==> try-sierra <==
## top
module top(input clk, rst_raw, up, left, right, down, 
           input [15:0]switches, output dp,a,b,c,d,e,f,g, output [3:0]anode,
           output load_done, output reg fsm_done);
    wire [7:0] A, B;     
    wire [3:0] init_ram_addr, fsm_ram_addr, ram_addr;    
    wire [1:0] rf_w_addr;
    wire rf_w_en;
    wire ram_w_en, init_ram_w_en, fsm_ram_w_en;    
    wire [1:0] reg_r_addr1, reg_r_addr2, reg_r_addr3, reg_r_addr4;
    wire [7:0] init_w_ram_data, fsm_w_ram_data, 
               w_ram_data, r_ram_data;   
    wire acc_en, acc_clear;
    wire done;
    wire [3:0] pp0, pp1;  
    wire [1:0] A1, A2, B1, B2;   
    wire [4:0] acc;  
    wire [4:0] C11, C12, C21, C22;   
    wire up_clean, left_clean, rst, right_clean, down_clean;    
    reg load_en;
    reg load_button;     
    reg start_button;    
    reg C11_button, C12_button, C21_button, C22_button;  
    reg display;     
    debouncer udb(.clk(clk), .raw(up), .clean(up_clean)); 
  ...
export LEC_CHECK = 0
export CAP_MARGIN = 20
export CORE_ASPECT_RATIO = 0.93
export CORE_MARGIN = 2
export CORE_UTILIZATION = 72
export CTS_CLUSTER_DIAMETER = 47
export GPL_ROUTABILITY_DRIVEN = 1
export MIN_ROUTING_LAYER = met1
export PLACE_DENSITY = 0.66
export SETUP_SLACK_MARGIN = 1.44
export SLEW_MARGIN = 30
export TNS_END_PERCENT = 90
create_clock -name core_clock -period 5.67 [get_ports {clk}]
run.sh (not shown) runs the stock make flow with config.mk's settings and CLKGATE_MAP_FILE=.
==> try-harbor: changes against try-sierra <==
- ABC_AREA: default -> 1
- CORE_ASPECT_RATIO: 0.93 -> default
- CTS_CLUSTER_DIAMETER: 47 -> default
- CTS_CLUSTER_SIZE: default -> 15
- GPL_ROUTABILITY_DRIVEN: 1 -> default
- MIN_ROUTING_LAYER: met1 -> default
- PLACE_DENSITY: 0.66 -> default
- PLACE_DENSITY_LB_ADDON: default -> 0.16
- SETUP_SLACK_MARGIN: 1.44 -> 0.36
- SLEW_MARGIN: 30 -> 20
- TNS_END_PERCENT: 90 -> default
==> flow/constraint.sdc (replaced) <==
create_clock -name core_clock -period 2.55 [get_ports {clk}]
set_input_delay 0.5100 -clock core_clock [delete_from_list [all_inputs] [get_ports {clk}]]
set_output_delay 0.5100 -clock core_clock [all_outputs]
set_load 0.01 [all_outputs]
==> metrics.cfg <==
[outcome]
status = complete, no violations

[sta]
relSlewSlack = 0.374

[pwr]
seq_power_mw = 3.18
p_clk_frac = 0.217
powerClk_mw = 1.74
combPwrFrac = 0.388
power.leakage_nw = 5.25
ir_drop_mv = 0.419

[place]
place_congestion = 0.881
hpwl_um = 15700

[synth]
aoi_share = 0.141
most_common_cell = nor2_1
top_cells_by_count = nor2_1, dfxtp_1, edfxtp_1

[critical_path]
cp_max_fo = 9
r2r_cells = 4

# the run above: try-sierra

==> metrics.cfg <==
[synth]
aoi_share = 0.116
most_common_cell = nand2_1
top_cells_by_count = nand2_1, nor2_1, dfxtp_1

[pwr]
combPwrFrac = 0.442
powerClk_mw = 3.57
ir_drop_mv = 0.802
p_clk_frac = 0.193
p_per_area_nw_per_um2 = 1420
power.leakage_nw = 5.78
seq_power_mw = 6.77

[sta]
relSlewSlack = 0.542
slew_viol_final = 0

[global_routing]
grt_busiest_layer = met2

[finish]
seq_share = 0.417

[critical_path]
cp_max_fo = 2
r2r_cells = 7

[outcome]
status = complete, no violations

[floorplanning]
ios = 36

[place]
place_congestion = 0.918

# the run above: try-harbor


* * *

==> run E: inputs <==
Starting RTL as in the previous note.
==> flow/config.mk <==
export PLATFORM = sky130hd
export DESIGN_NAME = top
export DESIGN_NICKNAME = top
export VERILOG_FILES = /design/flow/design.v
export SDC_FILE = /design/flow/constraint.sdc
export NUM_CORES = 4
export LEC_CHECK = 0
export CAP_MARGIN = 10
export CELL_PAD_IN_SITES_DETAIL_PLACEMENT = 1
export CELL_PAD_IN_SITES_GLOBAL_PLACEMENT = 2
export CORE_ASPECT_RATIO = 0.95
export CORE_MARGIN = 8
export CORE_UTILIZATION = 34
export GPL_ROUTABILITY_DRIVEN = 0
export MAX_ROUTING_LAYER = met4
export MIN_ROUTING_LAYER = met1
export SETUP_SLACK_MARGIN = 2.97
export SLEW_MARGIN = 25
export TNS_END_PERCENT = 45
==> flow/constraint.sdc <==
create_clock -name core_clock -period 10.0 [get_ports {clk}]
set_input_delay 2.0000 -clock core_clock [delete_from_list [all_inputs] [get_ports {clk}]]
set_output_delay 2.0000 -clock core_clock [all_outputs]
set_load 0.01 [all_outputs]
==> run B: changes against run E <==
==> flow/config.mk (replaced) <==
export PLATFORM = sky130hd
export DESIGN_NAME = top
export DESIGN_NICKNAME = top
export VERILOG_FILES = /design/flow/design.v
export SDC_FILE = /design/flow/constraint.sdc
export NUM_CORES = 4
export LEC_CHECK = 0
export CAP_MARGIN = 20
export CORE_MARGIN = 2
export CORE_UTILIZATION = 66
export SLEW_MARGIN = 20
==> flow/constraint.sdc (replaced) <==
create_clock -name core_clock -period 4.33 [get_ports {clk}]
set_input_delay 0.8660 -clock core_clock [delete_from_list [all_inputs] [get_ports {clk}]]
set_output_delay 0.8660 -clock core_clock [all_outputs]
set_load 0.01 [all_outputs]
==> run Z: changes against run E <==
==> flow/config.mk (replaced) <==
export PLATFORM = sky130hd
export DESIGN_NAME = top
export DESIGN_NICKNAME = top
export VERILOG_FILES = /design/flow/design.v
export SDC_FILE = /design/flow/constraint.sdc
export NUM_CORES = 4
export LEC_CHECK = 0
export CAP_MARGIN = 20
export CORE_MARGIN = 2
export CORE_UTILIZATION = 72
export CTS_CLUSTER_SIZE = 14
export SETUP_SLACK_MARGIN = 1.5
export SLEW_MARGIN = 20
==> flow/constraint.sdc (replaced) <==
create_clock -name core_clock -period 6.16 [get_ports {clk}]
set_input_delay 1.2320 -clock core_clock [delete_from_list [all_inputs] [get_ports {clk}]]
set_output_delay 1.2320 -clock core_clock [all_outputs]
set_load 0.01 [all_outputs]
==> qor summary <==
| metric | run B | run E | run Z |
|---|---|---|---|
| Status | no timing/DRC/antenna violations | no timing/DRC/antenna violations | no timing/DRC/antenna violations |
| Setup WS pre-CTS | 0.708 ns | 5.16 ns | 2.20 ns |
| Tap cell instance count | 225 | 442 | 216 |
| Detailed-route vias per instance | 5.97 | 5.16 | 6.13 |
| Core box area | 17200 µm² | 33900 µm² | 15800 µm² |
| Destination of the critical timing path | ddb.counter[9] | cdb.counter[7] | ddb.counter[9] |
| Internal Dissipation | 6.19 mW | 2.80 mW | 4.35 mW |
| Nets | 1285 | 1292 | 1284 |
| Maximum number of pins on one net before global-route repair | 53 | 58 | 73 |
| Buffers excl. clock | 37 | 40 | 36 |
| Endpoint arrival time on the critical path | 3.36 ns | 4.56 ns | 3.69 ns |
| Routing usage on met3 | 3.30% | 2.00% | 2.93% |
| Half-perimeter wire length of the detailed placement result | 15.5 mm | 19.6 mm | 16.0 mm |
| First-pass GRT wire length | 37.7 mm | 46.7 mm | 37.5 mm |
| Final std cell area, no fill | 12800 µm² | 13200 µm² | 12800 µm² |
| Met1 routing resource usage after global routing | 35.2% | 20.1% | 36.8% |
| Final Instance Count excl. Fillers | 1432 | 1661 | 1423 |
| Logic gate share of total power | 40.1% | 39.6% | 40.3% |
| Vertical extent of the die | 137 µm | 196 µm | 131 µm |
| Detail Route met2 WL | 10.5 mm | 12.1 mm | 11.2 mm |
| Launch instance of the worst min-delay path | seg.ctrl.PS[0] | seg.ctrl.PS[0] | init.w_ram_data[0] |
| Floorplan row count | 48 | 66 | 46 |
| Overall track demand over capacity in global routing | 24.6% | 14.3% | 26.7% |
| Multi-input gate area | 5740 µm² | 5750 µm² | 5740 µm² |
Power and IR drop assume default switching activity.
